## run.sh

```bash
#!/bin/bash
# the make line also repeats each setting of config.mk as NAME=value (left out here)
make -C /OpenROAD-flow-scripts/flow DESIGN_CONFIG=/design/flow/config.mk WORK_HOME=/design/flow/orfs CLKGATE_MAP_FILE= finish
```

## config.mk

```make
export PLATFORM = sky130hd
export DESIGN_NAME = cpu
export DESIGN_NICKNAME = cpu
export VERILOG_FILES = /design/flow/design.v
export SDC_FILE = /design/flow/constraint.sdc
export NUM_CORES = 4
export LEC_CHECK = 0
export ABC_AREA = 1
export CAP_MARGIN = 0
export CELL_PAD_IN_SITES_DETAIL_PLACEMENT = 2
export CELL_PAD_IN_SITES_GLOBAL_PLACEMENT = 0
export CORE_ASPECT_RATIO = 0.87
export CORE_MARGIN = 2
export CORE_UTILIZATION = 44
export CTS_CLUSTER_SIZE = 41
export GPL_ROUTABILITY_DRIVEN = 0
export MIN_ROUTING_LAYER = met2
export PLACE_DENSITY_LB_ADDON = 0.19
export SETUP_SLACK_MARGIN = 1.16
export SLEW_MARGIN = 5
export TNS_END_PERCENT = 20
```

## constraint.sdc

```tcl
create_clock -name core_clock -period 7.15 [get_ports {clk}]
set_input_delay 1.4300 -clock core_clock [delete_from_list [all_inputs] [get_ports {clk}]]
set_output_delay 1.4300 -clock core_clock [all_outputs]
set_load 0.01 [all_outputs]
```

## design.v

```verilog
module shifter(in, shift, out);
  input [15:0] in;
  input [1:0] shift;
  output reg [15:0] out;
  always @(*) begin
    case(shift)
      2'b00: out = in;   
      2'b01: out = in << 1;   
      2'b10: out = in >> 1;   
      2'b11: out = {in[15], in[15:1]};   
      default: out = {16{1'bx}};    
    endcase
  end
endmodule
module ALU(ain, bin, alu_op, out, status);
  input [15:0] ain, bin;
  input [1:0] alu_op;
  output [15:0] out;
  output [2:0] status;
  ALU_result result(ain, bin, alu_op, out);  
  ALU_status result_status(ain, bin, out, status);  
endmodule
module ALU_result(ain, bin, alu_op, out);
  input [15:0] ain, bin;
  input [1:0] alu_op;
  output reg [15:0] out;
  always @(*) begin
    case(alu_op)
      2'b00: out = ain + bin;   
      2'b01: out = ain - bin;   
      2'b10: out = ain & bin;   
      2'b11: out = ~bin;        
      default: out = {16{1'bx}};   
    endcase
  end
endmodule
module ALU_status(ain, bin, alu_result, status);
  input [15:0] ain, bin, alu_result;
  output [2:0] status;
  assign status = {ain[15] & bin[15] & ~alu_result[15],   
                   alu_result[15],         
                   alu_result == 16'b0};   
endmodule
module Load_enabled_register(clk, load, in, out);
  parameter width = 16;  
  input clk, load;
  input [width-1:0] in;
  output [width-1:0] out; 
  reg [width-1:0] out;  
  wire[width-1:0] next_out = load ? in : out;
  always @(posedge clk) begin
    out <= next_out;   
  end
endmodule
module Decoder(in, out);
  parameter in_width = 3;
  parameter out_width = 8;
  input [in_width-1:0] in;
  output [out_width-1:0] out;
  wire [out_width-1:0] out = 1 << in; 
endmodule
module MUX_2in_binary(in1, in0, select, out);
  parameter width = 16;   
  input [width-1:0] in1, in0;
  input select;
  output reg [width-1:0] out;
  always @(*) begin
    case(select)
      1'b0: out = in0;
      1'b1: out = in1;
      default: out = {width{1'bx}};   
    endcase
  end
endmodule
module MUX_4in_binary(in3, in2, in1, in0, select, out);
  parameter width = 16;   
  input [width-1:0] in3, in2, in1, in0;
  input [1:0] select;
  output reg [width-1:0] out;
  always @(*) begin
    case(select)
      2'b00: out = in0;
      2'b01: out = in1;
      2'b10: out = in2;
      2'b11: out = in3;
      default: out = {width{1'bx}};   
    endcase
  end
endmodule
module MUX_8in(in7, in6, in5, in4, in3, in2, in1, in0, select, out);
  parameter width = 16;  
  input [width-1:0] in7, in6, in5, in4, in3, in2, in1, in0;
  input [7:0] select;
  output reg [width-1:0] out;
  always @(*) begin
    case(select)
      8'b00000001: out = in0;
      8'b00000010: out = in1;
      8'b00000100: out = in2;
      8'b00001000: out = in3;
      8'b00010000: out = in4;
      8'b00100000: out = in5;
      8'b01000000: out = in6;
      8'b10000000: out = in7;
      default: out = {width{1'bx}};  
    endcase
  end
endmodule
module Register_file(clk, data_in, write, writenum, readnum, data_out);
  input clk, write;   
  input [2:0] writenum, readnum;   
  input [15:0] data_in;  
  output [15:0] data_out;  
  wire [7:0] decoded_writenum;
  Decoder #(3, 8) decoder_write(writenum, decoded_writenum);
  wire [15:0] R0, R1, R2, R3, R4, R5, R6, R7; 
  Load_enabled_register #(16) R0_reg(clk, write & decoded_writenum[0], data_in, R0);
  Load_enabled_register #(16) R1_reg(clk, write & decoded_writenum[1], data_in, R1);
  Load_enabled_register #(16) R2_reg(clk, write & decoded_writenum[2], data_in, R2);
  Load_enabled_register #(16) R3_reg(clk, write & decoded_writenum[3], data_in, R3);
  Load_enabled_register #(16) R4_reg(clk, write & decoded_writenum[4], data_in, R4);
  Load_enabled_register #(16) R5_reg(clk, write & decoded_writenum[5], data_in, R5);
  Load_enabled_register #(16) R6_reg(clk, write & decoded_writenum[6], data_in, R6);
  Load_enabled_register #(16) R7_reg(clk, write & decoded_writenum[7], data_in, R7);
  wire [7:0] decoded_readnum;
  Decoder #(3, 8) decoder_read(readnum, decoded_readnum);
  MUX_8in #(16) output_multiplexer(R7, R6, R5, R4, R3, R2, R1, R0, decoded_readnum, data_out);
endmodule
module datapath(clk,  
                readnum, vsel, loada, loadb,   
                shift, asel, bsel, ALUop, loadc, loads, sximm5,  
                writenum, write, sximm8, mdata, PC,  
                status, datapath_out  
              );
   input clk, write, asel, bsel, loada, loadb, loadc, loads;
   input [2:0] readnum, writenum;
   input [1:0] ALUop, shift, vsel;
   input [15:0] mdata, sximm8, sximm5;
   input [7:0] PC;
   output [2:0] status;
   output [15:0] datapath_out;  
   wire [15:0] reg_data_in;   
   wire [15:0] reg_data_out;
   Register_file REGFILE(clk, reg_data_in, write, writenum, readnum, reg_data_out);
   wire [15:0] pipeline_reg_A_out, pipeline_reg_B_out;
   Load_enabled_register #(16) pipeline_reg_A(clk, loada, reg_data_out, pipeline_reg_A_out);
   Load_enabled_register #(16) pipeline_reg_B(clk, loadb, reg_data_out, pipeline_reg_B_out);
   wire [15:0] pipeline_reg_B_out_shifted;
   shifter shift_reg_B(pipeline_reg_B_out, shift, pipeline_reg_B_out_shifted);
   wire [15:0] source_operand_A_out, source_operand_B_out;
   MUX_2in_binary source_operand_A(16'b0, pipeline_reg_A_out, asel, source_operand_A_out);
   MUX_2in_binary source_operand_B(sximm5, pipeline_reg_B_out_shifted, bsel, source_operand_B_out);
   wire [15:0] alu_out;
   wire[2:0] alu_status;
   ALU alu_block(source_operand_A_out, source_operand_B_out, ALUop, alu_out, alu_status);
   Load_enabled_register #(3) status_register(clk, loads, alu_status, status);
   Load_enabled_register #(16) pipeline_reg_C(clk, loadc, alu_out, datapath_out);
   MUX_4in_binary writeback_mux(mdata, sximm8, {8'b0, PC}, datapath_out, vsel, reg_data_in);
endmodule
module vDFF(clk,D,Q);
  parameter n=1;
  input clk;
  input [n-1:0] D;
  output [n-1:0] Q;
  reg [n-1:0] Q;
  always @(posedge clk)
    Q <= D;
endmodule
module cpu(clk,reset,s,load,in,out,N,V,Z,w);
  input clk, reset, s, load;
  input [15:0] in;
  output [15:0] out;
  output N, V, Z, w;
  wire [15:0] inst_reg_out;
  Load_enabled_register #(16) instruction_register(clk, load, in, inst_reg_out);
  wire [2:0] nsel, opcode, readnum, writenum;
  wire [1:0] op, ALUop, shift;
  wire [15:0] sximm5, sximm8;
  Inst_dec instruction_decoder(inst_reg_out, nsel, opcode, op, ALUop, sximm5, sximm8, shift, readnum, writenum);
  wire [1:0] vsel;
  wire loada, loadb, asel, bsel, loadc, loads, write; 
  Controller datapath_controller(clk, s, reset, opcode, op, w, loada, loadb, loadc, loads, asel, bsel, vsel, nsel, write);
  datapath DP(.clk(clk),  
                .readnum(readnum), .vsel(vsel), .loada(loada), .loadb(loadb),   
                .shift(shift), .asel(asel), .bsel(bsel), .ALUop(ALUop), .loadc(loadc), .loads(loads), .sximm5(sximm5),  
                .writenum(writenum), .write(write), .sximm8(sximm8), .mdata(16'b0), .PC(8'b0),  
                .status({V, N, Z}), .datapath_out(out)  
              );
endmodule
module Inst_dec(inst_reg, nsel, opcode, op, ALUop, sximm5, sximm8, shift, readnum, writenum);
  input [15:0] inst_reg;
  input [2:0] nsel;
  output [2:0] opcode, readnum, writenum;
  output [1:0] op, ALUop, shift;
  output [15:0] sximm5, sximm8;
  assign opcode = inst_reg[15:13];
  assign op = inst_reg[12:11];
  assign ALUop = op;  
  assign sximm5 = { {11{inst_reg[4]}}, inst_reg[4:0] };   
  assign sximm8 = { {8{inst_reg[7]}}, inst_reg[7:0] };    
  assign shift = inst_reg[4:3];
  assign readnum = (nsel == 3'b001) ? inst_reg[10:8]   
                 : (nsel == 3'b010) ? inst_reg[7:5]    
                 : (nsel == 3'b100) ? inst_reg[2:0]    
                 : 3'bxxx;
  assign writenum = readnum;
endmodule
module Controller(clk, s, reset, opcode, op, w, loada, loadb, loadc, loads, asel, bsel, vsel, nsel, write);
  input clk, s, reset;
  input [2:0] opcode;
  input [1:0] op;
  output w, loada, loadb, loadc, loads, asel, bsel, write;
  output [2:0] nsel;
  output [1:0] vsel;
  wire [2:0] present_state, next_state;
  wire [2:0] next_state_reset = reset ? 3'b000 : next_state;
  reg [15:0] next;
  vDFF #(3) clk_state(clk, next_state_reset, present_state);
  always @(*) begin
    casex({s, opcode, op, present_state})
      {6'b0xxxxx, 3'b000}: next = {3'b000, 13'b1000000000000};   
      {6'b1xxxxx, 3'b000}: next = {3'b001, 13'b1000000000000};  
      {6'bx11010, 3'b001}: next = {3'b101, 13'b0};  
      {6'bx10101, 3'b001}, {6'bx101x0, 3'b001}: next = {3'b010, 13'b0};  
      {6'bx11000, 3'b001}, {6'bx10111, 3'b001}: next = {3'b011, 13'b0};  
      {6'bxxxxxx, 3'b010}: next = {3'b011, 13'b0100000000010};  
      {6'bxxxxxx, 3'b011}: next = {3'b100, 13'b0010000001000};  
      {6'bx11000, 3'b100}: next = {3'b101, 13'b0001010000000};  
      {6'bx10111, 3'b100}, {6'bx101x0, 3'b100}: next = {3'b101, 13'b0001000000000};  
      {6'bx10101, 3'b100}: next = {3'b000, 13'b0000100000000};  
      {6'bx11010, 3'b101}: next = {3'b000, 13'b0000000100011};  
      {6'bxxxxxx, 3'b101}: next = {3'b000, 13'b0000000000101};  
      default: next = {16{1'bx}};
   endcase
  end
  assign {next_state, w, loada, loadb, loadc, loads, asel, bsel, vsel, nsel, write} = next;
endmodule
```

==> impl_metrics.toml, run 1 <==
# physical design summary
[clock_tree]
clockBufferDepth = 2
path_clk_slew_ps = 100
root_buffer = "clkbuf_16"
cts_hold_buffers = 0
cts_made_buffers = 17
cts_sinks = 198
cts_max_level = 4
cts_tree = "built"
post_cts_buffers = 0
insertion_delay_ps = 470
cts_resized = 0

[floorplanning]
die_width_um = 166
core_util_floorplan_pct = 44.9
rows = 51
chipArea_sq_um = 24100
fp.dieH_um = 145
io-pin-count = 40
core-area_sq_um = 22500

[pwr]
pwr.group.clock_uw = 1110
ir_worst_vdd_mv = 0.171
maxPowerGroup = "sequential cells"
powerComb_uw = 642
comb_power_share_pct = 20.6
p_sw_uw = 1140
seqPwrFrac_pct = 43.6
switching_share_pct = 36.5
p_int_uw = 1980
clkPwrFrac_pct = 35.8
p_leak_uw = 0.00479
pg_seq_uw = 1360
powerDensity_nw_per_um2 = 271

[setup_path]
path_class = "reg2reg"
critical-path-top-delay-family = "simple AND/OR/NAND/NOR gates"
cp-startpoint = "instruction_register.out[4]"
rr_startpoint = "instruction_register.out[4]"
arrival_ps = 6060
cp-start-kind = "flip-flop"
slowest_delay_ps = 870
endpoint = "DP.status_register.out[0]"
crit_cells = 23
worstPathCellList = "inv_2 > nand2_4 > nor2_2 > nor2_4 > ha_1 > nand4_1 > nor2_1 > nand2_1 > nor3_1 > nand3_1 > nand2_1 > xor2_1 > ha_1 > a21oi_1 > o21bai_1 > a21oi_1 > nand3_1 > nand2_1 > nand3_1 > nand2_1 > inv_2 > nand3_1 > nor2_1"
r2r_slack_ps = 1320
r2r.worst_path.cells = 23
r2r-end = "DP.status_register.out[0]"
critPathCaptureType = "flip-flop"
path_buffers = 2
worstPathMaxFanout = 18
slowest_stage = "edfxtp_1"
cp.required_ps = 7380

[yosys]
async_flop_share_pct = 0
synth.top_cells.by_count = "197 x nand2_1, 195 x edfxtp_1, 155 x inv_1"
most_common_cell = "nand2_1"
synth_flop_count = 198
ys_warn_count = 9
edf_count = 195
yosys_area_sq_um = 10100
seq_area_frac_synth_pct = 58.7
ys_cells = 1037
ys_sh_simple_pct = 23.7
synth_adder_area_share_pct = 2.06
flop_cell = "edfxtp_1"
syn_area_per_cell_sq_um = 9.72
yosysTopAreaCell = "edfxtp_1"
syn-cell-area_sq_um = 10100
floorplan.nets = 1073
synthXorXnorAreaFrac_pct = 0.608
synthCells = 1037
yosysTopAreaCellShare_pct = 58.1
synthTopLogicFamily = "simple AND/OR/NAND/NOR gates"
area_leaders = "edfxtp_1 58%, nand2_1 7.3%, inv_1 5.8%, nor2_1 4.0%, nand3_1 3.9%"
mux_share_pct = 0
aoi_share_pct = 6.69
synth_cell_types = 47

[sta]
setup_viol = 0
hold_viol = 0
clock-skew-final_ps = 15.7
finalSetupTns_ps = 0
rsz0062_at_grt = "no"
worstMarginPinSlew_ps = 1260
relSlewSlack_pct = 15.8
holdWs_ps = 651
finalCriticalPeriod_ps = 5830
fmax_mhz = 172
slew_violations = 0
fin_crit_sh_pct = 81.5

[global_route]
grt_start_max_net_pins = 38
antenna_found_initial = 0
grt_usage_pct = 53.9
grt-ovfl-total = 0
grt_pass1_vias = 13800
grt_pass1_wl_um = 64300

[run_status]
status = "finished clean"

[run]
warnings = 28
cap_violations = 0

[placement]
hpwl_um = 27800
portBuffers = 39

[cells_and_area]
syn_to_final_growth_pct = 13.8
final_util_pct = 51.1
nets = 1118
fillers = 2296

[detailed_routing]
drtAntennaViolNets = 0
via_count = 11800
drt_iter0_drc = 3650
drc = 0
wl_per_cell_um = 31.5
drt_pre_antenna_iters = 15
drt-vias-per-instance = 8.50
wl_um = 43900

[worst_hold_path]
min-delay-start = "DP.REGFILE.R0_reg.out[4]"
whs_path_depth = 2
min_to = "DP.pipeline_reg_A.out[4]"
hold_class = "reg2reg"
## stage by stage
stage	instance area [sq um]	worst slack, ps	std cells	total power, uW
3_5_place_dp	10800	1450	1354	1920
4_1_cts	11500	1500	1386	3020
3_3_place_gp	10800	1840	1354	1850
5_1_grt	11500	1200	1386	3150
2_1_floorplan	10100	2450	1037	1720
6_report	11500	1320	1391	3110
## layer usage
layer	wire length (um)	vias up	share of wire, %	GRT usage (%)
li1	-	3597	-	-
met1	0	3599	0	-
met2	19900	3812	45	63.8
met3	17000	809	39	68.2
met4	6740	8	15	20.4
met5	188	-	0.43	6.21
## final cells by class
cell class / instances / area [sq um] / share of cell area [%]
tap: 291 / 364 / 3.17
timing repair buffer: 53 / 495 / 4.32
sequential: 198 / 5920 / 51.5
clock inverter: 15 / 224 / 1.95
clock buffer: 17 / 425 / 3.71
multi-input combinational: 633 / 3360 / 29.3
inverter: 179 / 679 / 5.92
antenna: 5 / 12.5 / 0.109
==> inputs of run 2 (changes only) <==
Settings changed: ABC_AREA 1 to unset, CAP_MARGIN 0 to 5, CELL_PAD_IN_SITES_GLOBAL_PLACEMENT 0 to 2, CORE_ASPECT_RATIO 0.87 to unset, CORE_MARGIN 2 to 8, CORE_UTILIZATION 44 to 38, CTS_CLUSTER_SIZE 41 to unset, GPL_ROUTABILITY_DRIVEN 0 to unset, MIN_ROUTING_LAYER met2 to unset, PLACE_DENSITY set to 0.51, PLACE_DENSITY_LB_ADDON 0.19 to unset, SETUP_SLACK_MARGIN 1.16 to 0.66, SLEW_MARGIN 5 to 20, TNS_END_PERCENT 20 to unset.
Clock period 7.15 ns to 8.13 ns, I/O delays scaled along.
==> run 2 against run 1 <==
Against the previous run: sequential cell count is the same; sequential power shrank about 10%; synthesized cell count shrank 23%; area after synthesis shrank 0.97%; sequential share of layout area grew 0.49 points; die area grew 31%; clock skew grew 5.2 ps; critical endpoint unchanged.
==> impl_metrics.toml, run 2 <==
# physical design summary
[run_status]
status = "finished clean"

[detailed_routing]
drt_pre_antenna_iters = 4
wl_per_cell_um = 24.3
drt-vias-per-instance = 5.65
via_count = 6649
wl_um = 28600
drt_iter0_drc = 347
diodes = 0
drtAntennaViolNets = 0
drc = 0

[clock_tree]
root_buffer = "clkbuf_16"
cts_hold_buffers = 0
cts_max_level = 4
cts_tree = "built"
insertion_delay_ps = 450
path_clk_slew_ps = 90
post_cts_buffers = 0
cts_resized = 0
cts_sinks = 198
clockBufferDepth = 2
cts_made_buffers = 17

[pwr]
comb_power_share_pct = 17.9
p_sw_uw = 755
maxPowerGroup = "sequential cells"
p_int_uw = 1750
clkPwrFrac_pct = 35.5
pwr.group.clock_uw = 890
powerDensity_nw_per_um2 = 221
ir_worst_vdd_mv = 0.136
p_leak_uw = 0.00399
total_power_uw = 2510
switching_share_pct = 30.1
seqPwrFrac_pct = 46.6
pg_seq_uw = 1170
powerComb_uw = 449

[sta]
hold_viol = 0
setup_viol = 0
rsz0062_at_grt = "no"
slew_violations = 0
relSlewSlack_pct = 29.9
fin_crit_sh_pct = 64.3
worstMarginPinSlew_ps = 1040
fmax_mhz = 191
finalSetupTns_ps = 0
finalCriticalPeriod_ps = 5230
clock-skew-final_ps = 21.0

[yosys]
floorplan.nets = 830
yosys_area_sq_um = 9980
synthXorXnorAreaFrac_pct = 2.89
edf_count = 195
ys_sh_simple_pct = 13.4
synth.top_cells.by_count = "195 x edfxtp_1, 105 x nand2_1, 52 x nor2_1"
yosysTopAreaCellShare_pct = 58.6
syn_area_per_cell_sq_um = 12.6
yosysTopAreaCell = "edfxtp_1"
seq_area_frac_synth_pct = 59.2
synthCells = 794
synthTopLogicFamily = "simple AND/OR/NAND/NOR gates"
flop_cell = "edfxtp_1"
synth_adder_area_share_pct = 2.18
area_leaders = "edfxtp_1 59%, nand2_1 3.9%, mux4_2 3.6%, mux2i_1 3.4%, a21oi_1 2.0%"
aoi_share_pct = 12.2
most_common_cell = "edfxtp_1"
ys_cells = 794
synth_cell_types = 89
ys_warn_count = 9
syn-cell-area_sq_um = 9980
mux_share_pct = 7.47
async_flop_share_pct = 0
synth_flop_count = 198

[setup_path]
slowest_stage = "or3_4"
endpoint = "DP.status_register.out[0]"
slowest_delay_ps = 620
r2r-end = "DP.status_register.out[0]"
worstPathMaxFanout = 38
cp_common_cell = "nand4bb_1"
cp-start-kind = "flip-flop"
path_class = "reg2reg"
rr_startpoint = "instruction_register.out[11]"
r2r.worst_path.cells = 16
path_buffers = 2
critPathCaptureType = "flip-flop"
crit_cells = 16
cp-startpoint = "instruction_register.out[11]"
r2r_slack_ps = 2900
worstPathCellList = "buf_4 > nand4bb_1 > or3_4 > nand2_1 > ha_1 > inv_1 > fa_1 > a21o_1 > maj3_1 > a22oi_1 > nor4b_1 > nor3_2 > o2111ai_1 > a2111oi_0 > nand4bb_1 > nor4b_2"
arrival_ps = 5510
cp.required_ps = 8420
critical-path-top-delay-family = "simple AND/OR/NAND/NOR gates"

[global_route]
grt_pass1_wl_um = 44700
antenna_found_initial = 0
grt_usage_pct = 18.7
grt-ovfl-total = 0
grt_start_max_net_pins = 46
grt_pass1_vias = 7231

[cells_and_area]
nets = 864
fillers = 2558
syn_to_final_growth_pct = 13.9

[floorplanning]
core-area_sq_um = 25900
rows = 59
io-pin-count = 40
die_width_um = 178
fp.dieH_um = 178
core_util_floorplan_pct = 38.5
chipArea_sq_um = 31700

[worst_hold_path]
min-delay-start = "DP.REGFILE.R0_reg.out[11]"
hold_class = "reg2reg"
whs_path_depth = 1
min_to = "DP.pipeline_reg_A.out[11]"

[placement]
portBuffers = 39
hpwl_um = 20600
gp_congestion = 0.746

[run]
warnings = 30
cap_violations = 0
[run 2: cell type report]
class | instances | area (sq um) | area share [%]
sequential | 198 | 5920 | 52.0
clock buffer | 17 | 425 | 3.74
inverter | 13 | 48.8 | 0.429
multi-input combinational | 539 | 3820 | 33.6
timing repair buffer | 59 | 541 | 4.75
tap | 335 | 419 | 3.69
clock inverter | 15 | 200 | 1.76
[run 2: per-layer routing]
| metal | vias to the layer above | GRT usage (%) | share of wire, % |
|---|---|---|---|
| met2 | 66 | 32.0 | 50 |
| met3 | 28 | 2.50 | 1.8 |
| met4 | 0 | 5.04 | 1.5 |
| li1 | 3095 | - | - |
| met1 | 3460 | 24.6 | 46 |
| met5 | - | 0 | 0 |
[run 2: metrics by stage]
step | worst slack (ps) | cell area (sq um) | utilization (%) | instances | hold slack [ps]
global route | 2650 | 11400 | 43.9 | 1176 | 632
global placement | 2680 | 10700 | 41.5 | 1144 | 594
CTS | 2860 | 11400 | 43.9 | 1176 | 623
detailed placement | 2520 | 10700 | 41.5 | 1144 | 590
floorplan | 3100 | 9980 | - | 794 | 543
finish | 2900 | 11400 | 43.9 | 1176 | 611
==> inputs of run 3 (changes only) <==
Settings changed: CAP_MARGIN 5 to 20, CELL_PAD_IN_SITES_DETAIL_PLACEMENT 2 to unset, CELL_PAD_IN_SITES_GLOBAL_PLACEMENT 2 to unset, CORE_MARGIN 8 to 2, CORE_UTILIZATION 38 to 68, CTS_CLUSTER_DIAMETER set to 397, CTS_CLUSTER_SIZE set to 19, PLACE_DENSITY 0.51 to unset, PLACE_DENSITY_LB_ADDON set to 0.15, SETUP_SLACK_MARGIN 0.66 to 0.97.
Clock period 8.13 ns to 3.38 ns, I/O delays scaled along.
==> run 3 against run 2 <==
Against the previous run: the run now fails in global routing; die area decreased by 51%; area after synthesis unchanged; synthesized cell count is the same.
==> impl_metrics.toml, run 3 <==
# generated from flow reports
[clock_tree]
cts_hold_buffers = 0
root_buffer = "clkbuf_16"
clockBufferDepth = 2
cts_made_buffers = 17
cts_sinks = 198
cts_max_level = 4

[run_status]
status = "stopped before the end"
error = "[ERROR DPL-0038] Utilization greater than 100%, impossible to legalize"
failed_stage = "global routing"

[yosys]
most_common_cell = "edfxtp_1"
synth_flop_count = 198
aoi_share_pct = 12.2
flop_cell = "edfxtp_1"
ys_cells = 794
ys_warn_count = 9
synthCells = 794
syn-cell-area_sq_um = 9980
mux_share_pct = 7.47
area_leaders = "edfxtp_1 59%, nand2_1 3.9%, mux4_2 3.6%, mux2i_1 3.4%, a21oi_1 2.0%"
synthTopLogicFamily = "simple AND/OR/NAND/NOR gates"
yosysTopAreaCellShare_pct = 58.6
synth.top_cells.by_count = "195 x edfxtp_1, 105 x nand2_1, 52 x nor2_1"
async_flop_share_pct = 0
floorplan.nets = 830
synth_adder_area_share_pct = 2.18
syn_area_per_cell_sq_um = 12.6
synthXorXnorAreaFrac_pct = 2.89
yosys_area_sq_um = 9980
edf_count = 195
ys_sh_simple_pct = 13.4
synth_cell_types = 89
yosysTopAreaCell = "edfxtp_1"
seq_area_frac_synth_pct = 59.2

[floorplanning]
die_width_um = 125
io-pin-count = 40
rows = 44
core_util_floorplan_pct = 69.2
chipArea_sq_um = 15700
core-area_sq_um = 14400
fp.dieH_um = 125

[placement]
hpwl_um = 18500
postPlaceCellArea_sq_um = 11900
dpl_worst_slack_ps = -790
gp_congestion = 0.913
portBuffers = 39
-- run 3: timing repair --
item / CTS
pin swaps: 41
gates cloned: 5
endpoints found under the setup margin: 187
resized: 166
endpoints found under the hold margin: 0
buffers inserted: 29
-- run 3: stage by stage --
| step | cells | setup TNS, ps |
|---|---|---|
| 4_1_cts | 1207 | -3580 |
| 3_5_place_dp | 1141 | -37410 |
| 3_3_place_gp | 1141 | -16700 |
| 2_1_floorplan | 794 | -25120 |
==> inputs of run 4 (changes only) <==
Settings changed: ABC_AREA set to 1, CAP_MARGIN 20 to 5, CORE_UTILIZATION 68 to 72, CTS_CLUSTER_DIAMETER 397 to 360, CTS_CLUSTER_SIZE 19 to 66, GPL_ROUTABILITY_DRIVEN set to 0, GPL_TIMING_DRIVEN set to 1, HOLD_SLACK_MARGIN set to -0.1, MIN_ROUTING_LAYER set to met1, PLACE_DENSITY_LB_ADDON 0.15 to 0.07, SETUP_SLACK_MARGIN 0.97 to unset.
Clock period 3.38 ns to 9.11 ns, I/O delays scaled along.
==> run 4 against run 3 <==
Against the previous run: the run now finishes clean; area after synthesis up 0.98%; synthesized cell count grew 31%; die area fell by 4.5%.
==> impl_metrics.toml, run 4 <==
# physical design summary
[pwr]
powerComb_uw = 386
powerDensity_nw_per_um2 = 193
p_sw_uw = 652
p_leak_uw = 0.00475
pwr.group.clock_uw = 731
seqPwrFrac_pct = 48.6
maxPowerGroup = "sequential cells"
total_power_uw = 2180
ir_worst_vdd_mv = 0.184
switching_share_pct = 30.0
clkPwrFrac_pct = 33.6
p_int_uw = 1520
comb_power_share_pct = 17.8
pg_seq_uw = 1060

[placement]
dpl_worst_slack_ps = 3420
dp.cells = 1241
hpwl_um = 17200
portBuffers = 39

[setup_path]
path_buffers = 3
crit_cells = 10
cp-startpoint = "s"
path_class = "in2reg"
critPathCaptureType = "flip-flop"
cp-start-kind = "primary input"
arrival_ps = 5060
worstPathMaxFanout = 22
critical-path-top-delay-family = "simple AND/OR/NAND/NOR gates"
r2r-end = "DP.REGFILE.R3_reg.out[11]"
rr_startpoint = "instruction_register.out[12]"
r2r.worst_path.cells = 13
slowest_delay_ps = 720
worstPathCellList = "clkdlybuf4s50_1 > o31ai_1 > nor4_4 > nand3_2 > o211ai_2 > o21ai_2 > buf_4 > inv_2 > nand3_2 > nor2_2"
cp.required_ps = 9180
endpoint = "DP.REGFILE.R3_reg.out[11]"
slowest_stage = "nor2_2"
cp_common_cell = "nand3_2"
r2r_slack_ps = 4140

[clock_tree]
clockBufferDepth = 2
cts_max_level = 4
root_buffer = "clkbuf_16"
cts_made_buffers = 17
cts_hold_buffers = 0
insertion_delay_ps = 450
path_clk_slew_ps = 70
cts_tree = "built"
cts_sinks = 198
post_cts_buffers = 0
cts_resized = 0

[detailed_routing]
drt_iter0_drc = 863
drc = 0
wl_um = 24500
wl_per_cell_um = 19.2
drtAntennaViolNets = 0
via_count = 7662
diodes = 0
drt-vias-per-instance = 6.02
drt_pre_antenna_iters = 6

[worst_hold_path]
min-delay-start = "DP.REGFILE.R0_reg.out[10]"
min_to = "DP.pipeline_reg_A.out[10]"
whs_path_depth = 2
hold_class = "reg2reg"

[run]
cap_violations = 0
warnings = 28

[floorplanning]
core_util_floorplan_pct = 73.2
io-pin-count = 40
core-area_sq_um = 13800
fp.dieH_um = 122
die_width_um = 122
chipArea_sq_um = 15000
rows = 43

[sta]
relSlewSlack_pct = 29.6
setup_slack_ps = 4120
clock-skew-final_ps = 13.4
holdWs_ps = 561
finalSetupTns_ps = 0
fmax_mhz = 200
slew_violations = 0
setup_viol = 0
fin_crit_sh_pct = 54.8
hold_viol = 0
finalCriticalPeriod_ps = 4990
rsz0062_at_grt = "no"
worstMarginPinSlew_ps = 1050

[global_route]
grt_pass1_wl_um = 37500
antenna_found_initial = 0
grt_start_max_net_pins = 38
grt-ovfl-total = 0
grt_usage_pct = 34.4
grt_pass1_vias = 7189

[yosys]
synth.top_cells.by_count = "197 x nand2_1, 195 x edfxtp_1, 155 x inv_1"
yosysTopAreaCell = "edfxtp_1"
floorplan.nets = 1073
mux_share_pct = 0
aoi_share_pct = 6.69
ys_sh_simple_pct = 23.7
async_flop_share_pct = 0
syn_area_per_cell_sq_um = 9.72
synth_cell_types = 47
synth_adder_area_share_pct = 2.06
most_common_cell = "nand2_1"
ys_cells = 1037
yosysTopAreaCellShare_pct = 58.1
synth_flop_count = 198
syn-cell-area_sq_um = 10100
area_leaders = "edfxtp_1 58%, nand2_1 7.3%, inv_1 5.8%, nor2_1 4.0%, nand3_1 3.9%"
synthTopLogicFamily = "simple AND/OR/NAND/NOR gates"
edf_count = 195
synthCells = 1037
yosys_area_sq_um = 10100
seq_area_frac_synth_pct = 58.7
synthXorXnorAreaFrac_pct = 0.608
ys_warn_count = 9
flop_cell = "edfxtp_1"

[cells_and_area]
nets = 1116
area.combinational_sq_um = 3370
final_cells = 1273
fillers = 829
final-seq-area_sq_um = 5920
syn_to_final_growth_pct = 11.7

[run_status]
status = "finished clean"
==> run 4: area by class of cell <==
class	instances	area share, %
clock inverter	15	1.42
clock buffer	17	3.78
sequential	198	52.5
tap	180	2.00
timing repair buffer	51	4.27
inverter	179	6.03
multi-input combinational	633	30.0
==> run 4: metrics by stage <==
stage                     cell area [sq um]  util, %
after global placement                10700     77.4
after floorplan                       10100        -
after global routing                  11300     81.8
after detailed placement              10700     77.5
after CTS                             11300     81.7
final                                 11300     81.8
==> run 4: layer usage <==
layer  wire length (um)  share of wire, %  vias to the layer above  track usage, %
li1                   -                 -                     3603               -
met1               9280                38                     3560            44.1
met2              12000                49                      430            55.4
met3               1990               8.1                       69            6.37
met4               1240               5.1                        0            19.8
met5                  0                 0                        -               0
==> inputs of run 5 (changes only) <==
Settings changed: ABC_AREA 1 to unset, CAP_MARGIN 5 to 0, CORE_UTILIZATION 72 to 71, CTS_CLUSTER_DIAMETER 360 to 397, CTS_CLUSTER_SIZE 66 to 19, GPL_ROUTABILITY_DRIVEN 0 to unset, GPL_TIMING_DRIVEN 1 to unset, HOLD_SLACK_MARGIN -0.1 to unset, MIN_ROUTING_LAYER met1 to unset, PLACE_DENSITY_LB_ADDON 0.07 to 0.15, SETUP_SLACK_MARGIN set to -0.33.
Clock period 9.11 ns to 3.23 ns, I/O delays scaled along.
==> run 5 against run 4 <==
Against the previous run: the flow now stops in clock tree synthesis; area after synthesis fell by 0.97%; synthesized cell count fell by 23%; die area rose by 0.41%.
==> impl_metrics.toml, run 5 <==
# generated from flow reports
[run_status]
error = "[ERROR DPL-0033] detailed placement checks failed during check placement."
failed_stage = "clock tree synthesis"
status = "stopped before the end"

[yosys]
synth_flop_count = 198
synthCells = 794
aoi_share_pct = 12.2
ys_sh_simple_pct = 13.4
synth_cell_types = 89
flop_cell = "edfxtp_1"
edf_count = 195
mux_share_pct = 7.47
most_common_cell = "edfxtp_1"
async_flop_share_pct = 0
floorplan.nets = 830
synth_adder_area_share_pct = 2.18
yosysTopAreaCellShare_pct = 58.6
ys_cells = 794
yosys_area_sq_um = 9980
ys_warn_count = 9
yosysTopAreaCell = "edfxtp_1"
syn-cell-area_sq_um = 9980
area_leaders = "edfxtp_1 59%, nand2_1 3.9%, mux4_2 3.6%, mux2i_1 3.4%, a21oi_1 2.0%"
synthXorXnorAreaFrac_pct = 2.89
syn_area_per_cell_sq_um = 12.6
synthTopLogicFamily = "simple AND/OR/NAND/NOR gates"
seq_area_frac_synth_pct = 59.2
synth.top_cells.by_count = "195 x edfxtp_1, 105 x nand2_1, 52 x nor2_1"

[floorplanning]
fp.dieH_um = 123
core-area_sq_um = 13800
chipArea_sq_um = 15000
rows = 43
io-pin-count = 40
core_util_floorplan_pct = 72.2
die_width_um = 123

[placement]
portBuffers = 39
hpwl_um = 20300
dpl_worst_slack_ps = -822
gp_congestion = 0.954
## run 5: per-stage QoR
| stage | total power (uW) | instance area, sq um | hold slack, ps | instances |
|---|---|---|---|---|
| after floorplan | 3830 | 10200 | 543 | 794 |
| after global placement | 4340 | 12000 | 582 | 1144 |
| after detailed placement | 4430 | 12000 | 606 | 1144 |
==> inputs of run 6 (changes only) <==
Settings changed: CAP_MARGIN 0 to 20, CORE_UTILIZATION 71 to 40, CTS_CLUSTER_DIAMETER 397 to unset, CTS_CLUSTER_SIZE 19 to unset, PLACE_DENSITY_LB_ADDON 0.15 to unset, SETUP_SLACK_MARGIN -0.33 to unset.
Clock period 3.23 ns to 8.6 ns, I/O delays scaled along.
==> run 6 against run 5 <==
Against the previous run: now clean on timing, DRC and antenna; synthesized cell count unchanged; die area up 75%; area after synthesis stayed put.
==> impl_metrics.toml, run 6 <==
# physical design summary
[setup_path]
path_buffers = 2
worstPathMaxFanout = 29
endpoint = "DP.REGFILE.R2_reg.out[15]"
slowest_delay_ps = 790
cp.required_ps = 8730
cp-startpoint = "s"
slowest_stage = "o21a_1"
critical-path-top-delay-family = "AND-OR/OR-AND gates"
arrival_ps = 5340
r2r-end = "DP.status_register.out[0]"
crit_cells = 9
cp-start-kind = "primary input"
r2r.worst_path.cells = 15
r2r_slack_ps = 3480
worstPathCellList = "clkdlybuf4s50_1 > o221a_2 > o2111ai_1 > nor4_2 > mux2i_1 > o21a_1 > o21ai_0 > nor3_2 > buf_4"
critPathCaptureType = "flip-flop"
path_class = "in2reg"
rr_startpoint = "instruction_register.out[3]"

[pwr]
p_sw_uw = 616
maxPowerGroup = "sequential cells"
total_power_uw = 2270
pg_seq_uw = 1110
p_leak_uw = 0.00396
powerDensity_nw_per_um2 = 201
comb_power_share_pct = 17.4
p_int_uw = 1660
powerComb_uw = 396
seqPwrFrac_pct = 48.8
pwr.group.clock_uw = 769
ir_worst_vdd_mv = 0.134
switching_share_pct = 27.1
clkPwrFrac_pct = 33.8

[clock_tree]
path_clk_slew_ps = 70
cts_hold_buffers = 0
cts_made_buffers = 17
cts_sinks = 198
insertion_delay_ps = 440
root_buffer = "clkbuf_16"
cts_tree = "built"
cts_max_level = 4
cts_resized = 0
post_cts_buffers = 0
clockBufferDepth = 2

[placement]
hpwl_um = 15500
gp_congestion = 0.806
portBuffers = 39
dp.cells = 1131

[sta]
finalSetupTns_ps = 0
slew_violations = 0
hold_viol = 0
clock-skew-final_ps = 19.9
holdWs_ps = 641
relSlewSlack_pct = 29.2
rsz0062_at_grt = "no"
finalCriticalPeriod_ps = 5210
setup_viol = 0
fin_crit_sh_pct = 60.6
fmax_mhz = 192
worstMarginPinSlew_ps = 1060

[cells_and_area]
nets = 862
syn_to_final_growth_pct = 13.0
final_cells = 1163

[yosys]
yosysTopAreaCellShare_pct = 58.6
synth_flop_count = 198
syn_area_per_cell_sq_um = 12.6
syn-cell-area_sq_um = 9980
area_leaders = "edfxtp_1 59%, nand2_1 3.9%, mux4_2 3.6%, mux2i_1 3.4%, a21oi_1 2.0%"
synth_adder_area_share_pct = 2.18
seq_area_frac_synth_pct = 59.2
edf_count = 195
ys_sh_simple_pct = 13.4
flop_cell = "edfxtp_1"
floorplan.nets = 830
aoi_share_pct = 12.2
synthTopLogicFamily = "simple AND/OR/NAND/NOR gates"
yosys_area_sq_um = 9980
most_common_cell = "edfxtp_1"
synth_cell_types = 89
async_flop_share_pct = 0
synthCells = 794
ys_warn_count = 9
synth.top_cells.by_count = "195 x edfxtp_1, 105 x nand2_1, 52 x nor2_1"
ys_cells = 794
mux_share_pct = 7.47
yosysTopAreaCell = "edfxtp_1"
synthXorXnorAreaFrac_pct = 2.89

[detailed_routing]
drc = 0
drt_iter0_drc = 505
diodes = 0
wl_per_cell_um = 19.2
drt_pre_antenna_iters = 5
via_count = 6426
wl_um = 22400
drtAntennaViolNets = 0
drt-vias-per-instance = 5.53

[floorplanning]
die_width_um = 162
core-area_sq_um = 24400
core_util_floorplan_pct = 40.9
io-pin-count = 40
chipArea_sq_um = 26200
rows = 57
fp.dieH_um = 162

[global_route]
grt_pass1_wl_um = 35100
grt_pass1_vias = 6187
antenna_found_initial = 0
grt_start_max_net_pins = 46
grt_usage_pct = 17.5
grt-ovfl-total = 0

[worst_hold_path]
min-delay-start = "DP.REGFILE.R0_reg.out[11]"
min_to = "DP.pipeline_reg_A.out[11]"
whs_path_depth = 1
hold_class = "reg2reg"

[run]
cap_violations = 0
warnings = 28

[run_status]
status = "finished clean"
[run 6: area by class of cell]
cell class / instances / area (sq um)
Multi-Input combinational cell: 539 / 3820
Inverter: 13 / 48.8
Fill cell: 2233 / 13100
Clock buffer: 17 / 425
Sequential cell: 198 / 5920
Tap cell: 324 / 405
Clock inverter: 15 / 145
Timing Repair Buffer: 57 / 526
[run 6: routing by layer]
metal / up-vias / wire length [um] / GRT usage [%]
li1: 3098 / - / -
met1: 3182 / 10700 / 24.4
met2: 122 / 10700 / 28.5
met3: 24 / 665 / 2.76
met4: 0 / 329 / 5.19
met5: - / 0 / 0
[run 6: through the flow]
step	utilization, %	worst slack [ps]	cell area, sq um
finish	46.3	3390	11300
global route	46.3	3070	11300
CTS	46.3	3390	11300
detailed placement	43.9	2940	10700
global placement	43.9	3030	10700
floorplan	-	3480	9980
==> inputs of run 7 (changes only) <==
Settings changed: CELL_PAD_IN_SITES_GLOBAL_PLACEMENT set to 2, CORE_ASPECT_RATIO set to 1.22, CORE_UTILIZATION 40 to 33, CTS_CLUSTER_DIAMETER set to 92, CTS_CLUSTER_SIZE set to 83, MAX_ROUTING_LAYER set to met4, PLACE_DENSITY_LB_ADDON set to 0.26, SETUP_SLACK_MARGIN set to -0.34.
Clock period 8.6 ns to 3.84 ns, I/O delays scaled along.
==> run 7 against run 6 <==
Against the previous run: the layout now fails its checks (setup timing); final area rose by 10%; register-to-register slack got worse by 3800 ps; routed wire length grew 13%; clock-buffer cell count did not move; clock skew decreased by 5.5 ps; core utilization shrank 4.6 points; area after synthesis unchanged; first-iteration DRC count fell by 19%; clock power is 130% higher; worst setup slack got worse by 3700 ps; combinational power grew to 2.9 times the previous value; critical path type is now reg2reg; highest routed layer unchanged.
==> impl_metrics.toml, run 7 <==
# physical design summary
[sta]
fin_crit_sh_pct = 108
setup_slack_ps = -313
clock-skew-final_ps = 14.4
relSlewSlack_pct = 37.4
finalCriticalPeriod_ps = 4150
slew_violations = 0
finalSetupTns_ps = -1410
hold_viol = 0
fmax_mhz = 241
worstMarginPinSlew_ps = 937
rsz0062_at_grt = "yes"
setup_viol = 10

[setup_path]
slowest_delay_ps = 410
path_buffers = 3
endpoint = "DP.status_register.out[0]"
rr_startpoint = "instruction_register.out[3]"
critPathCaptureType = "flip-flop"
cp.required_ps = 4110
r2r_slack_ps = -310
path_class = "reg2reg"
slowest_stage = "edfxtp_1"
cp-startpoint = "instruction_register.out[3]"
arrival_ps = 4420
worstPathMaxFanout = 18
cp-start-kind = "flip-flop"
critical-path-top-delay-family = "AND-OR/OR-AND gates"
r2r.worst_path.cells = 17
r2r-end = "DP.status_register.out[0]"
cp_common_cell = "buf_4"
worstPathCellList = "buf_4 > mux2_1 > o21ai_2 > xnor2_2 > ha_1 > buf_4 > o21ai_0 > nand2b_1 > o21bai_1 > o221ai_2 > o31ai_4 > buf_4 > o211ai_2 > or2_1 > a311oi_2 > nand4bb_4 > nor4b_2"
crit_cells = 17

[cells_and_area]
final-seq-area_sq_um = 5920
area.combinational_sq_um = 3900
syn_to_final_growth_pct = 24.6
nets = 979
fillers = 2769
finish.instance_area_sq_um = 12400

[pwr]
p_sw_uw = 1470
p_leak_uw = 0.00457
ir_worst_vdd_mv = 0.316
switching_share_pct = 27.4
powerComb_uw = 1150
clkPwrFrac_pct = 32.6
seqPwrFrac_pct = 46.0
p_int_uw = 3910
powerDensity_nw_per_um2 = 433
pg_seq_uw = 2480
maxPowerGroup = "sequential cells"
pwr.group.clock_uw = 1760
comb_power_share_pct = 21.4

[floorplanning]
core_util_floorplan_pct = 33.4
core-area_sq_um = 29900
fp.dieH_um = 196
chipArea_sq_um = 31700
io-pin-count = 40
die_width_um = 161
rows = 70

[yosys]
most_common_cell = "edfxtp_1"
ys_sh_simple_pct = 13.4
ys_warn_count = 9
floorplan.nets = 830
ys_cells = 794
syn-cell-area_sq_um = 9980
synthCells = 794
flop_cell = "edfxtp_1"
syn_area_per_cell_sq_um = 12.6
synth_flop_count = 198
synth_cell_types = 89
seq_area_frac_synth_pct = 59.2
yosysTopAreaCell = "edfxtp_1"
synthXorXnorAreaFrac_pct = 2.89
area_leaders = "edfxtp_1 59%, nand2_1 3.9%, mux4_2 3.6%, mux2i_1 3.4%, a21oi_1 2.0%"
yosysTopAreaCellShare_pct = 58.6
async_flop_share_pct = 0
mux_share_pct = 7.47
synth.top_cells.by_count = "195 x edfxtp_1, 105 x nand2_1, 52 x nor2_1"
edf_count = 195
aoi_share_pct = 12.2
synthTopLogicFamily = "simple AND/OR/NAND/NOR gates"
synth_adder_area_share_pct = 2.18
yosys_area_sq_um = 9980

[run_status]
status = "complete, but fails checks"
violations = "setup timing"

[clock_tree]
cts_tree = "built"
cts_made_buffers = 17
clockBufferDepth = 2
root_buffer = "clkbuf_16"
cts_hold_buffers = 0
insertion_delay_ps = 440
cts_max_level = 4
path_clk_slew_ps = 80
cts_sinks = 198

[detailed_routing]
via_count = 6878
wl_per_cell_um = 18.6
drtAntennaViolNets = 0
drc = 0
diodes = 0
wl_um = 25200
drt-vias-per-instance = 5.09
drt_pre_antenna_iters = 5
drt_iter0_drc = 410

[global_route]
use_met1_pct = 20.1
grt_pass1_vias = 7043
grt_start_max_net_pins = 40
grt_pass1_wl_um = 39500
antenna_found_initial = 0
grt_busiest_layer = "met2"
grt-ovfl-total = 0
grt_use_met3_pct = 2.28
grt_util_met2_pct = 30.0
grt_usage_pct = 17.0

[worst_hold_path]
whs_path_depth = 1
min-delay-start = "DP.REGFILE.R0_reg.out[11]"
min_to = "DP.pipeline_reg_A.out[11]"
hold_class = "reg2reg"

[placement]
hpwl_um = 18900
postPlaceCellArea_sq_um = 11800
portBuffers = 39
gp_congestion = 0.844

[run]
cap_violations = 0
warnings = 30
## run 7: through the flow
| step | instances | setup WS (ps) | power (uW) | hold WS [ps] | util, % |
|---|---|---|---|---|---|
| after floorplan | 794 | -353 | 3190 | 543 | - |
| after detailed placement | 1317 | -437 | 3650 | 592 | 39.4 |
| after global routing | 1352 | -539 | 5620 | 639 | 41.7 |
| after global placement | 1317 | -441 | 3640 | 587 | 39.4 |
| final | 1352 | -313 | 5380 | 612 | 41.7 |
| after CTS | 1348 | -338 | 5410 | 608 | 41.4 |
## run 7: final cells by class
cell class | count | share of cell area [%]
Sequential cell | 198 | 47.5
Multi-Input combinational cell | 539 | 31.3
Timing Repair Buffer | 174 | 12.0
Tap cell | 396 | 3.98
Clock buffer | 17 | 3.42
Clock inverter | 15 | 1.31
Inverter | 13 | 0.392
## run 7: what timing repair did
| item | CTS | global route |
|---|---|---|
| pin swaps | 0 | 7 |
| endpoints found under the setup margin | 1 | 5 |
| resized | 4 | 8 |
| buffers inserted | 0 | 5 |
## run 7: layer usage
metal	up-vias	wire length [um]
li1	3331	-
met2	105	13200
met3	27	602
met5	-	0
met1	3415	11000
met4	0	380
==> inputs of run 8 (changes only) <==
Settings changed: ABC_AREA set to 0, CELL_PAD_IN_SITES_DETAIL_PLACEMENT set to 1, CELL_PAD_IN_SITES_GLOBAL_PLACEMENT 2 to 1, CORE_ASPECT_RATIO 1.22 to unset, CORE_UTILIZATION 33 to 49, CTS_CLUSTER_DIAMETER 92 to unset, CTS_CLUSTER_SIZE 83 to 35, GPL_ROUTABILITY_DRIVEN set to 0, GPL_TIMING_DRIVEN set to 0, MAX_ROUTING_LAYER met4 to unset, MIN_ROUTING_LAYER set to met1, PLACE_DENSITY_LB_ADDON 0.26 to 0.07, SETUP_SLACK_MARGIN -0.34 to -0.13, SLEW_MARGIN 20 to 5.
Clock period 3.84 ns to 6.59 ns, I/O delays scaled along.
==> run 8 against run 7 <==
Against the previous run: the run now finishes clean; area after synthesis unchanged; final area decreased by 8.5%; via count increased by 1.0%; critical path depth increased by 1; clock skew decreased by 0.52 ps; clock power decreased by 43%; sequential share of layout area increased by 4.4 points; core utilization increased by 15 points; global-route usage increased by 9.8 points.
==> impl_metrics.toml, run 8 <==
# physical design summary
[run_status]
status = "finished clean"

[sta]
setup_viol = 0
relSlewSlack_pct = 22.7
finalSetupTns_ps = 0
slew_violations = 0
finalCriticalPeriod_ps = 5700
fmax_mhz = 175
worstMarginPinSlew_ps = 1150
holdWs_ps = 649
fin_crit_sh_pct = 86.6
clock-skew-final_ps = 13.9
hold_viol = 0
rsz0062_at_grt = "no"

[yosys]
ys_warn_count = 9
synth_flop_count = 198
ys_cells = 794
flop_cell = "edfxtp_1"
async_flop_share_pct = 0
aoi_share_pct = 12.2
yosysTopAreaCell = "edfxtp_1"
edf_count = 195
synthTopLogicFamily = "simple AND/OR/NAND/NOR gates"
syn_area_per_cell_sq_um = 12.6
synthCells = 794
synth.top_cells.by_count = "195 x edfxtp_1, 105 x nand2_1, 52 x nor2_1"
syn-cell-area_sq_um = 9980
synth_adder_area_share_pct = 2.18
area_leaders = "edfxtp_1 59%, nand2_1 3.9%, mux4_2 3.6%, mux2i_1 3.4%, a21oi_1 2.0%"
most_common_cell = "edfxtp_1"
synth_cell_types = 89
yosysTopAreaCellShare_pct = 58.6
synthXorXnorAreaFrac_pct = 2.89
floorplan.nets = 830
yosys_area_sq_um = 9980
mux_share_pct = 7.47
ys_sh_simple_pct = 13.4
seq_area_frac_synth_pct = 59.2

[placement]
dp.cells = 1111
hpwl_um = 20400
portBuffers = 39

[setup_path]
cp-startpoint = "instruction_register.out[11]"
worstPathMaxFanout = 10
cp.required_ps = 6850
cp-start-kind = "flip-flop"
endpoint = "DP.status_register.out[0]"
crit_cells = 18
slowest_delay_ps = 620
worstPathCellList = "buf_2 > nand4bb_1 > or3_4 > buf_2 > clkbuf_1 > nand2_1 > ha_1 > inv_1 > fa_1 > a21o_1 > maj3_1 > a22oi_1 > nor4b_1 > nor3_2 > o2111ai_1 > a2111oi_0 > nand4bb_1 > nor4b_2"
rr_startpoint = "instruction_register.out[11]"
r2r.worst_path.cells = 18
path_buffers = 4
r2r_slack_ps = 890
critical-path-top-delay-family = "simple AND/OR/NAND/NOR gates"
path_class = "reg2reg"
critPathCaptureType = "flip-flop"
slowest_stage = "a2111oi_0"
arrival_ps = 5960
r2r-end = "DP.status_register.out[0]"

[pwr]
comb_power_share_pct = 19.2
clkPwrFrac_pct = 33.2
pg_seq_uw = 1440
p_leak_uw = 0.00402
ir_worst_vdd_mv = 0.189
powerComb_uw = 581
powerDensity_nw_per_um2 = 266
pwr.group.clock_uw = 1010
p_sw_uw = 854
p_int_uw = 2180
maxPowerGroup = "sequential cells"
total_power_uw = 3030
switching_share_pct = 28.2
seqPwrFrac_pct = 47.6

[cells_and_area]
syn_to_final_growth_pct = 14.1
final-seq-area_sq_um = 5920
final_cells = 1144
nets = 897
fillers = 2010
area.combinational_sq_um = 3830

[run]
cap_violations = 0
warnings = 28

[global_route]
grt_pass1_wl_um = 43100
antenna_found_initial = 0
grt-ovfl-total = 0
grt_usage_pct = 26.7
grt_start_max_net_pins = 18
grt_pass1_vias = 7277

[worst_hold_path]
whs_path_depth = 1
min-delay-start = "DP.REGFILE.R0_reg.out[3]"
hold_class = "reg2reg"
min_to = "DP.pipeline_reg_B.out[3]"

[clock_tree]
post_cts_buffers = 0
cts_made_buffers = 17
cts_hold_buffers = 0
path_clk_slew_ps = 80
cts_max_level = 4
cts_resized = 0
cts_tree = "built"
cts_sinks = 198
root_buffer = "clkbuf_16"
insertion_delay_ps = 430
clockBufferDepth = 2

[detailed_routing]
via_count = 6950
wl_um = 28000
wl_per_cell_um = 24.4
drt_iter0_drc = 508
drtAntennaViolNets = 0
diodes = 0
drt-vias-per-instance = 6.08
drc = 0
drt_pre_antenna_iters = 5

[floorplanning]
fp.dieH_um = 147
rows = 52
io-pin-count = 40
die_width_um = 147
core-area_sq_um = 20100
core_util_floorplan_pct = 49.7
chipArea_sq_um = 21500
==> run 8: routing by layer <==
layer | track usage (%) | share of wire [%] | up-vias | routed length (um)
met5 | 0 | 0 | - | 0
met4 | 8.98 | 2.6 | 0 | 733
met3 | 3.51 | 3.6 | 57 | 1000
met2 | 47.3 | 52 | 185 | 14400
met1 | 34.2 | 42 | 3548 | 11800
li1 | - | - | 3160 | -
==> run 8: area by class of cell <==
| class | count | area share [%] |
|---|---|---|
| buffer | 44 | 1.89 |
| clock buffer | 22 | 3.90 |
| clock inverter | 10 | 1.04 |
| inverter | 13 | 0.428 |
| multi-input combinational | 539 | 33.6 |
| sequential | 198 | 51.9 |
| tap | 270 | 2.97 |
| timing repair buffer | 48 | 4.23 |
==> run 8: metrics by stage <==
stage	utilization (%)	area, sq um	worst slack, ps
final	56.7	11400	886
after global routing	56.7	11400	767
after CTS	56.6	11400	997
after detailed placement	53.8	10800	579
after global placement	53.3	10700	-621
after floorplan	-	9980	1870
==> inputs of run 9 (changes only) <==
Settings changed: CELL_PAD_IN_SITES_DETAIL_PLACEMENT 1 to unset, CELL_PAD_IN_SITES_GLOBAL_PLACEMENT 1 to unset, CORE_UTILIZATION 49 to 71, CTS_CLUSTER_DIAMETER set to 358, CTS_CLUSTER_SIZE 35 to 13, GPL_ROUTABILITY_DRIVEN 0 to unset, GPL_TIMING_DRIVEN 0 to 1, SETUP_SLACK_MARGIN -0.13 to -0.17, SLEW_MARGIN 5 to 35.
Clock period 6.59 ns to 3.63 ns, I/O delays scaled along.
==> run 9 against run 8 <==
Against the previous run: the run now fails in clock tree synthesis; area after synthesis unchanged; synthesized cell count unchanged; die area decreased by 30%.
==> impl_metrics.toml, run 9 <==
# generated from flow reports
[run_status]
status = "stopped before the end"
failed_stage = "clock tree synthesis"
error = "[ERROR DPL-0033] detailed placement checks failed during check placement."

[yosys]
ys_sh_simple_pct = 13.4
synthCells = 794
area_leaders = "edfxtp_1 59%, nand2_1 3.9%, mux4_2 3.6%, mux2i_1 3.4%, a21oi_1 2.0%"
mux_share_pct = 7.47
seq_area_frac_synth_pct = 59.2
flop_cell = "edfxtp_1"
yosys_area_sq_um = 9980
synth_flop_count = 198
yosysTopAreaCell = "edfxtp_1"
async_flop_share_pct = 0
ys_warn_count = 9
most_common_cell = "edfxtp_1"
syn_area_per_cell_sq_um = 12.6
synth_adder_area_share_pct = 2.18
ys_cells = 794
synthXorXnorAreaFrac_pct = 2.89
floorplan.nets = 830
aoi_share_pct = 12.2
edf_count = 195
synth_cell_types = 89
yosysTopAreaCellShare_pct = 58.6
synthTopLogicFamily = "simple AND/OR/NAND/NOR gates"
synth.top_cells.by_count = "195 x edfxtp_1, 105 x nand2_1, 52 x nor2_1"
syn-cell-area_sq_um = 9980

[floorplanning]
die_width_um = 123
fp.dieH_um = 123
rows = 43
core_util_floorplan_pct = 72.2
io-pin-count = 40
core-area_sq_um = 13800
chipArea_sq_um = 15000

[placement]
gp_congestion = 0.958
portBuffers = 39
dp.cells = 1111
postPlaceCellArea_sq_um = 11600
hpwl_um = 18200
run 9: metrics by stage:
step | util [%] | setup WS, ps | power [uW] | hold WS (ps)
floorplan | - | -563 | 3390 | 543
global placement | 84.2 | -265 | 3820 | 583
detailed placement | 84.2 | -423 | 3880 | 633
==> inputs of run 10 (changes only) <==
Settings changed: CORE_UTILIZATION 71 to 68, CTS_CLUSTER_DIAMETER 358 to unset, CTS_CLUSTER_SIZE 13 to 14, SETUP_SLACK_MARGIN -0.17 to -0.32, SLEW_MARGIN 35 to 20.
Clock period 3.63 ns to 3.19 ns, I/O delays scaled along.
==> run 10 against run 9 <==
Against the previous run: now fails the layout checks on capacitance limit, slew limit, setup timing; area after synthesis did not move; synthesized cell count did not move; die area rose by 4.3%.
==> impl_metrics.toml, run 10 <==
# physical design summary
[pwr]
powerDensity_nw_per_um2 = 547
seqPwrFrac_pct = 40.3
p_leak_uw = 0.00516
ir_worst_vdd_mv = 0.461
comb_power_share_pct = 28.6
switching_share_pct = 34.1
p_int_uw = 4920
pg_seq_uw = 3010
pwr.group.clock_uw = 2320
maxPowerGroup = "sequential cells"
clkPwrFrac_pct = 31.1
powerComb_uw = 2130
p_sw_uw = 2540

[yosys]
async_flop_share_pct = 0
area_leaders = "edfxtp_1 59%, nand2_1 3.9%, mux4_2 3.6%, mux2i_1 3.4%, a21oi_1 2.0%"
mux_share_pct = 7.47
flop_cell = "edfxtp_1"
yosysTopAreaCellShare_pct = 58.6
syn_area_per_cell_sq_um = 12.6
edf_count = 195
ys_warn_count = 9
seq_area_frac_synth_pct = 59.2
floorplan.nets = 830
synthCells = 794
synth_adder_area_share_pct = 2.18
ys_cells = 794
synthXorXnorAreaFrac_pct = 2.89
yosysTopAreaCell = "edfxtp_1"
ys_sh_simple_pct = 13.4
synthTopLogicFamily = "simple AND/OR/NAND/NOR gates"
synth_cell_types = 89
yosys_area_sq_um = 9980
most_common_cell = "edfxtp_1"
synth.top_cells.by_count = "195 x edfxtp_1, 105 x nand2_1, 52 x nor2_1"
syn-cell-area_sq_um = 9980
synth_flop_count = 198
aoi_share_pct = 12.2

[worst_hold_path]
whs_path_depth = 1
min_to = "DP.pipeline_reg_B.out[11]"
min-delay-start = "DP.REGFILE.R0_reg.out[11]"
hold_class = "reg2reg"

[placement]
gp_congestion = 0.899
portBuffers = 39
hpwl_um = 19400

[floorplanning]
chipArea_sq_um = 15700
fp.dieH_um = 125
rows = 44
core-area_sq_um = 14400
die_width_um = 125
core_util_floorplan_pct = 69.2
io-pin-count = 40

[sta]
relSlewSlack_pct = -8.19
finalCriticalPeriod_ps = 4300
rsz0062_at_grt = "yes"
holdWs_ps = 730
fmax_mhz = 233
setup_viol = 183
fin_crit_sh_pct = 135
finalSetupTns_ps = -65640
worstMarginPinSlew_ps = 1610
setup_slack_ps = -1110
hold_viol = 0
slew_violations = 9
clock-skew-final_ps = 19.6

[setup_path]
r2r_slack_ps = -1110
endpoint = "DP.status_register.out[0]"
rr_startpoint = "DP.pipeline_reg_B.out[1]"
arrival_ps = 4580
r2r.worst_path.cells = 17
critPathCaptureType = "flip-flop"
worstPathCellList = "buf_6 > a22oi_2 > ha_4 > mux2i_4 > ha_1 > nor2b_4 > o21ai_1 > nand2b_1 > o21bai_1 > o221ai_2 > buf_4 > xnor2_1 > o311ai_1 > a2bb2oi_1 > o21ai_1 > nand4bb_1 > nor4b_2"
path_class = "reg2reg"
critical-path-top-delay-family = "AND-OR/OR-AND gates"
crit_cells = 17
cp.required_ps = 3470
slowest_delay_ps = 520
slowest_stage = "edfxtp_1"
cp-start-kind = "flip-flop"
worstPathMaxFanout = 4
cp-startpoint = "DP.pipeline_reg_B.out[1]"
path_buffers = 2
cp_common_cell = "o21ai_1"
r2r-end = "DP.status_register.out[0]"

[clock_tree]
cts_made_buffers = 17
cts_max_level = 4
cts_hold_buffers = 0
cts_tree = "built"
root_buffer = "clkbuf_16"
cts_sinks = 198
insertion_delay_ps = 460
clockBufferDepth = 2
path_clk_slew_ps = 90

[detailed_routing]
drc = 0
wl_um = 46800
drt_iter0_drc = 2596
drtAntennaViolNets = 0
wl_per_cell_um = 38.1
drt_pre_antenna_iters = 11
drt-vias-per-instance = 8.20
via_count = 10100

[global_route]
grt-ovfl-total = 0
antenna_found_initial = 3
grt_usage_pct = 47.5
grt_pass1_vias = 8881
grt_start_max_net_pins = 37
grt_pass1_wl_um = 55200

[cells_and_area]
final_util_pct = 94.4
fillers = 326
nets = 1065
syn_to_final_growth_pct = 36.4

[run]
warnings = 31
cap_violations = 1

[run_status]
status = "complete, but fails checks"
violations = "capacitance limit, slew limit, setup timing"
## run 10: area by class of cell
type	instances	area [sq um]	share of cell area, %
clock buffers	19	433	3.18
inverters	13	48.8	0.358
diodes	3	7.51	0.0551
multi-input cells	539	4520	33.2
clock inverters	13	131	0.964
repair buffers	260	2330	17.1
flip-flops and latches	198	5920	43.4
well taps	184	230	1.69
## run 10: routing by layer
metal | global-route usage, % | part of all wire (%)
met1 | 59.3 | 29
met4 | 30.1 | 12
met3 | 11.8 | 18
met5 | 0 | 0
met2 | 75.3 | 41
## run 10: what timing repair did
| item | CTS | global route |
|---|---|---|
| gates cloned | 1 | 3 |
| setup endpoints to repair | 86 | 172 |
| setup buffers | 19 | 36 |
| gates resized | 72 | 103 |
| pin swaps | 27 | 27 |
## run 10: per-stage QoR
stage / total power [uW] / cell area, sq um / setup slack (ps) / instances
6_report: 7460 / 13600 / -1110 / 1229
5_1_grt: 7440 / 13600 / -1140 / 1226
3_5_place_dp: 4490 / 12000 / -792 / 1156
4_1_cts: 6750 / 13000 / -629 / 1202
2_1_floorplan: 3880 / 10200 / -813 / 794
3_3_place_gp: 4420 / 12000 / -668 / 1156
==> inputs of run 11 (changes only) <==
Settings changed: ABC_AREA 0 to unset, CORE_UTILIZATION 68 to 72, CTS_CLUSTER_SIZE 14 to 20, GPL_TIMING_DRIVEN 1 to unset, MIN_ROUTING_LAYER met1 to unset, PLACE_DENSITY_LB_ADDON 0.07 to unset, SETUP_SLACK_MARGIN -0.32 to -0.33.
Clock period 3.19 ns to 3.34 ns, I/O delays scaled along.
==> run 11 against run 10 <==
Against the previous run: synthesized cell count unchanged; area after synthesis did not move; the run now fails in global routing; die area decreased by 5.4%.
==> impl_metrics.toml, run 11 <==
# generated from flow reports
[run_status]
status = "stopped before the end"
failed_stage = "global routing"
error = "[ERROR DPL-0038] Utilization greater than 100%, impossible to legalize"

[yosys]
aoi_share_pct = 12.2
seq_area_frac_synth_pct = 59.2
syn_area_per_cell_sq_um = 12.6
synth.top_cells.by_count = "195 x edfxtp_1, 105 x nand2_1, 52 x nor2_1"
mux_share_pct = 7.47
synthTopLogicFamily = "simple AND/OR/NAND/NOR gates"
yosysTopAreaCell = "edfxtp_1"
syn-cell-area_sq_um = 9980
ys_sh_simple_pct = 13.4
edf_count = 195
synth_flop_count = 198
yosysTopAreaCellShare_pct = 58.6
synthCells = 794
synth_cell_types = 89
ys_warn_count = 9
ys_cells = 794
area_leaders = "edfxtp_1 59%, nand2_1 3.9%, mux4_2 3.6%, mux2i_1 3.4%, a21oi_1 2.0%"
async_flop_share_pct = 0
yosys_area_sq_um = 9980
most_common_cell = "edfxtp_1"
floorplan.nets = 830
synth_adder_area_share_pct = 2.18
flop_cell = "edfxtp_1"
synthXorXnorAreaFrac_pct = 2.89

[clock_tree]
root_buffer = "clkbuf_16"
cts_max_level = 4
cts_sinks = 198
cts_hold_buffers = 0
clockBufferDepth = 2
cts_made_buffers = 17

[floorplanning]
core_util_floorplan_pct = 72.8
core-area_sq_um = 13700
fp.dieH_um = 122
die_width_um = 122
io-pin-count = 40
chipArea_sq_um = 14800
rows = 43

[placement]
portBuffers = 39
hpwl_um = 19700
gp_congestion = 1.02
dp.cells = 1136
## run 11: metrics by stage
stage	cell area [sq um]	TNS [ps]	utilization, %	setup WS, ps	hold slack [ps]
CTS	12900	-44750	94.2	-697	686
floorplan	10200	-29920	-	-663	543
global placement	11900	-15580	86.7	-551	600
detailed placement	11900	-46060	86.7	-716	588
## run 11: timing repair
item                                    CTS
buffers inserted                         17
endpoints found under the setup margin  157
pin swaps                                24
gates resized                            60
gates cloned                              2
Power is estimated from default activity; no workload was simulated.
